// fadd_sub
module fadd_sub(
  input logic        clk_i,
  input logic [31:0] operand_a,
  input logic [31:0] operand_b,
  output logic[31:0] result_o
);
  logic [7:0]  a_exponent, b_exponent;             
  logic [7:0]  result_exponent;
  logic [23:0] a_mantissa, b_mantissa;             
  logic [24:0] result_mantissa;
  logic        a_sign, b_sign, result_sign;        
  logic [23:0] tmp_mantissa;
  logic [7:0]  in_e, out_e;
  logic [24:0] in_m, out_m;
  logic [7:0]  diff;
always_ff@(posedge(clk_i))
begin
  a_sign <= operand_a[31];
  b_sign <= operand_b[31];
  if(operand_a[30:23]==0)
    begin
      a_exponent <= (operand_a[22:0] != 0)? 8'b00000001 : 8'b00000000;
      a_mantissa <= {1'b0,operand_a[22:0]};
    end
  else
    begin
      a_exponent <= operand_a[30:23];
      a_mantissa <= {1'b1,operand_a[22:0]};
    end
  if(operand_b[30:23]==0)
    begin
      b_exponent <= (operand_b[22:0] != 0)? 8'b00000001 : 8'b00000000;
      b_mantissa <= {1'b0,operand_b[22:0]};
    end
  else
    begin
      b_exponent <= operand_b[30:23];
      b_mantissa <= {1'b1,operand_b[22:0]};
    end
end
always_comb
begin
  diff         = 8'd0;
  tmp_mantissa = 24'd0;
  if(a_exponent == b_exponent)
    begin
      result_exponent = a_exponent;
      if(a_sign == b_sign)                                                     
        begin
          result_sign           = a_sign;
          result_mantissa       = a_mantissa + b_mantissa;
        end
      else                                                                    
        begin
          if(a_mantissa > b_mantissa)
            begin
              result_sign     = a_sign;
              result_mantissa = a_mantissa - b_mantissa;
            end
          else
            begin
              result_sign     = b_sign;
              result_mantissa = b_mantissa - a_mantissa;
            end
        end
    end
  else                                                                               
    begin
      if(a_exponent > b_exponent)
        begin
          result_sign     = a_sign;
          result_exponent = a_exponent;
          diff            = a_exponent - b_exponent;
          tmp_mantissa    = b_mantissa >> diff;
          if(a_sign == b_sign)
            result_mantissa = a_mantissa + tmp_mantissa;
          else
  ...
Size in the first run: roughly 1900 cells after synthesis, about 11000 um2 of cells after synthesis.
==> flow/config.mk <==
export PLATFORM = sky130hd
export DESIGN_NAME = fadd_sub
export DESIGN_NICKNAME = fadd_sub
export VERILOG_FILES = /design/flow/design.v
export SDC_FILE = /design/flow/constraint.sdc
export NUM_CORES = 4
export LEC_CHECK = 0
export ABC_AREA = 1
export CAP_MARGIN = 20
export CORE_MARGIN = 2
export CORE_UTILIZATION = 66
export CTS_CLUSTER_DIAMETER = 375
export CTS_CLUSTER_SIZE = 99
export PLACE_DENSITY = 0.36
export SLEW_MARGIN = 20
export TNS_END_PERCENT = 5
==> flow/constraint.sdc <==
create_clock -name core_clock -period 6.66 [get_ports {clk_i}]
set_input_delay 1.3320 -clock core_clock [delete_from_list [all_inputs] [get_ports {clk_i}]]
set_output_delay 1.3320 -clock core_clock [all_outputs]
set_load 0.01 [all_outputs]
run.sh (not shown) runs the stock make flow with config.mk's settings and CLKGATE_MAP_FILE=.
The first run never finished: it broke off in global routing.
==> next run, changes <==
Settings changed: ABC_AREA 1 to default, CORE_UTILIZATION 66 to 40, CTS_CLUSTER_DIAMETER 375 to default, CTS_CLUSTER_SIZE 99 to default, PLACE_DENSITY 0.36 to default, TNS_END_PERCENT 5 to default.
Clock period 6.66 ns to 11.7 ns, I/O delays scaled along.
Result: With this change the flow finished with timing, DRC and antenna clean. Area after synthesis shrinks by 7.0%. Die area grows by 52%. Synthesized cell count shrinks by 28%.
==> next run, changes <==
Settings changed: CORE_UTILIZATION 40 to 46.
What happened: Area after synthesis is unchanged; utilization goes up by 6.7 points; clock-buffer cell count does not change; sequential share of layout area stays flat; non-clock buffer count climbs by 3; total power barely changes.

Setup of cedar:
Starting RTL as in the previous note.
make LEC_CHECK=0 CAP_MARGIN=15 CORE_MARGIN=2 CORE_UTILIZATION=72 CTS_CLUSTER_DIAMETER=45 CTS_CLUSTER_SIZE=33 MAX_ROUTING_LAYER=met5 SETUP_SLACK_MARGIN=-0.12 SLEW_MARGIN=35 TNS_END_PERCENT=5 finish   # period 9.84 ns
cedar never completed; the flow aborted with a tool error in global routing (5_1_grt).
Setup changes, cedar to nickel
# cedar
export LEC_CHECK = 0
export CAP_MARGIN = 15
export CORE_MARGIN = 2
export CORE_UTILIZATION = 72
export CTS_CLUSTER_DIAMETER = 45
export CTS_CLUSTER_SIZE = 33
export MAX_ROUTING_LAYER = met5
export SETUP_SLACK_MARGIN = -0.12
export SLEW_MARGIN = 35
export TNS_END_PERCENT = 5
create_clock -name core_clock -period 9.84 [get_ports {clk_i}]
# nickel
export LEC_CHECK = 0
export CAP_MARGIN = 15
export CORE_MARGIN = 2
export CORE_UTILIZATION = 72
export CTS_CLUSTER_DIAMETER = 28
export CTS_CLUSTER_SIZE = 36
export MAX_ROUTING_LAYER = met5
export PLACE_DENSITY_LB_ADDON = 0.0
export SETUP_SLACK_MARGIN = 2.54
export SLEW_MARGIN = 35
export TNS_END_PERCENT = 95
create_clock -name core_clock -period 8.75 [get_ports {clk_i}]
[summary]
Flow for nickel halted at clock tree synthesis (4_1_cts), error code DPL-0038. nickel -> cedar: number of rows in the core area delta 0, exact match. Number of port buffers came out exactly the same in cedar and nickel. Re tally of unique sky130hd cells used after synthesis: no difference whatsoever between cedar and nickel. nickel ended with more detailed placement HPWL than cedar. Horizontal extent of the die: cedar vs nickel identical. Against cedar, nickel comes in about 12% higher on post-detailed-placement cell area. From cedar to nickel the numbers moved as follows: number of placed instances, taps included saw an increase; placement-stage worst setup slack fell 0.60 ns; pre-placement core utilization now sits at about the same level.
Changes in garnet relative to nickel:
# nickel
export LEC_CHECK = 0
export CAP_MARGIN = 15
export CORE_MARGIN = 2
export CORE_UTILIZATION = 72
export CTS_CLUSTER_DIAMETER = 28
export CTS_CLUSTER_SIZE = 36
export MAX_ROUTING_LAYER = met5
export PLACE_DENSITY_LB_ADDON = 0.0
export SETUP_SLACK_MARGIN = 2.54
export SLEW_MARGIN = 35
export TNS_END_PERCENT = 95
create_clock -name core_clock -period 8.75 [get_ports {clk_i}]
# garnet
export LEC_CHECK = 0
export CAP_MARGIN = 20
export CORE_MARGIN = 2
export CORE_UTILIZATION = 40
export SLEW_MARGIN = 20
create_clock -name core_clock -period 12.0 [get_ports {clk_i}]
- Comparing die extent in x for garnet and nickel, the smaller number came from nickel.
- [garnet] cell area after placement fell about 14% relative to nickel
- In garnet the die area turned out 0.012 sq mm higher than in nickel.
- As far as mapped cell area goes, garnet and nickel are indistinguishable; the numbers are identical.
- Comparing garnet with nickel, the post-synth area from yosys stat came out essentially unchanged.
- Re floorplan core density: nickel was higher than garnet.
- The flow ran to completion for all of garnet and nickel but nickel, which stopped partway.
- Comparing garnet and nickel, the lower setup slack at placement was measured on nickel.
#### Input delta (yarrow over garnet)
# garnet
export LEC_CHECK = 0
export CAP_MARGIN = 20
export CORE_MARGIN = 2
export CORE_UTILIZATION = 40
export SLEW_MARGIN = 20
create_clock -name core_clock -period 12.0 [get_ports {clk_i}]
# yarrow
export LEC_CHECK = 0
export CAP_MARGIN = 20
export CELL_PAD_IN_SITES_DETAIL_PLACEMENT = 2
export CELL_PAD_IN_SITES_GLOBAL_PLACEMENT = 3
export CORE_ASPECT_RATIO = 0.54
export CORE_MARGIN = 6
export CORE_UTILIZATION = 43
export CTS_CLUSTER_SIZE = 54
export HOLD_SLACK_MARGIN = 0.04
export MAX_ROUTING_LAYER = met4
export SLEW_MARGIN = 20
create_clock -name core_clock -period 12.0 [get_ports {clk_i}]
### Flow results
yarrow vs. garnet: post-synthesis register bit count level; die outline area rose 930 sq um. garnet → yarrow: die height now smaller; chip area in the Yosys report comparable; width of the die now larger. Number of library cell types mapped by synthesis: garnet vs yarrow, no meaningful difference. Post-synth design cell area: yarrow vs garnet — no meaningful difference. global placement (3_3_place_gp): yarrow exited with error.
> inputs changed (yarrow -> xenon)
# yarrow
export LEC_CHECK = 0
export CAP_MARGIN = 20
export CELL_PAD_IN_SITES_DETAIL_PLACEMENT = 2
export CELL_PAD_IN_SITES_GLOBAL_PLACEMENT = 3
export CORE_ASPECT_RATIO = 0.54
export CORE_MARGIN = 6
export CORE_UTILIZATION = 43
export CTS_CLUSTER_SIZE = 54
export HOLD_SLACK_MARGIN = 0.04
export MAX_ROUTING_LAYER = met4
export SLEW_MARGIN = 20
create_clock -name core_clock -period 12.0 [get_ports {clk_i}]
# xenon
export LEC_CHECK = 0
export ABC_AREA = 1
export CAP_MARGIN = 20
export CORE_MARGIN = 3
export CORE_UTILIZATION = 40
export MIN_ROUTING_LAYER = met2
export SLEW_MARGIN = 20
create_clock -name core_clock -period 12.0 [get_ports {clk_i}]
==> comparison <==
xenon has completed all stages; timing, DRC and antenna checks passed.
Between yarrow and xenon, the flow reports number of instances in the synthesized netlist increasing by more than a quarter.
Taking yarrow as the reference, in xenon yosys stat chip area saw an increase, synthesized area saw an increase, post-synthesis compound-gate area fraction saw a decrease, y dimension of the die saw an increase.
Relative to xenon, the following input files were edited for sierra:
# xenon
export LEC_CHECK = 0
export ABC_AREA = 1
export CAP_MARGIN = 20
export CORE_MARGIN = 3
export CORE_UTILIZATION = 40
export MIN_ROUTING_LAYER = met2
export SLEW_MARGIN = 20
create_clock -name core_clock -period 12.0 [get_ports {clk_i}]
# sierra
export LEC_CHECK = 0
export CAP_MARGIN = 20
export CORE_MARGIN = 2
export CORE_UTILIZATION = 11
export SLEW_MARGIN = 20
create_clock -name core_clock -period 12.8 [get_ports {clk_i}]
Results
The power share of the clock group was comparable across xenon and sierra.
What sierra reported for length of routed wiring on met1 has to be multiplied by 0 to get the figure for xenon.
Between sierra and xenon, it is sierra whose parity-gate share of the synthesized area counting xor and xnor cells is lower, by 2.0 points.
Dominant kind of combinational cell: simple AND/OR/NAND/NOR gates -> xenon, AND-OR/OR-AND gates -> sierra
[compare] base=xenon new=sierra: final routed wire length divided by cell count now smaller; flip-flop and latch share of the layout cell area now smaller.
Comparing xenon and sierra, the lower hold slack was measured on xenon.
Count of clock-buffer cells in the layout: sierra vs xenon up 4
Going from xenon to sierra, wire length of the first global-routing pass shrank by more than 10%.
Power figures rest on the tool's default switching activity, not on a simulated workload.
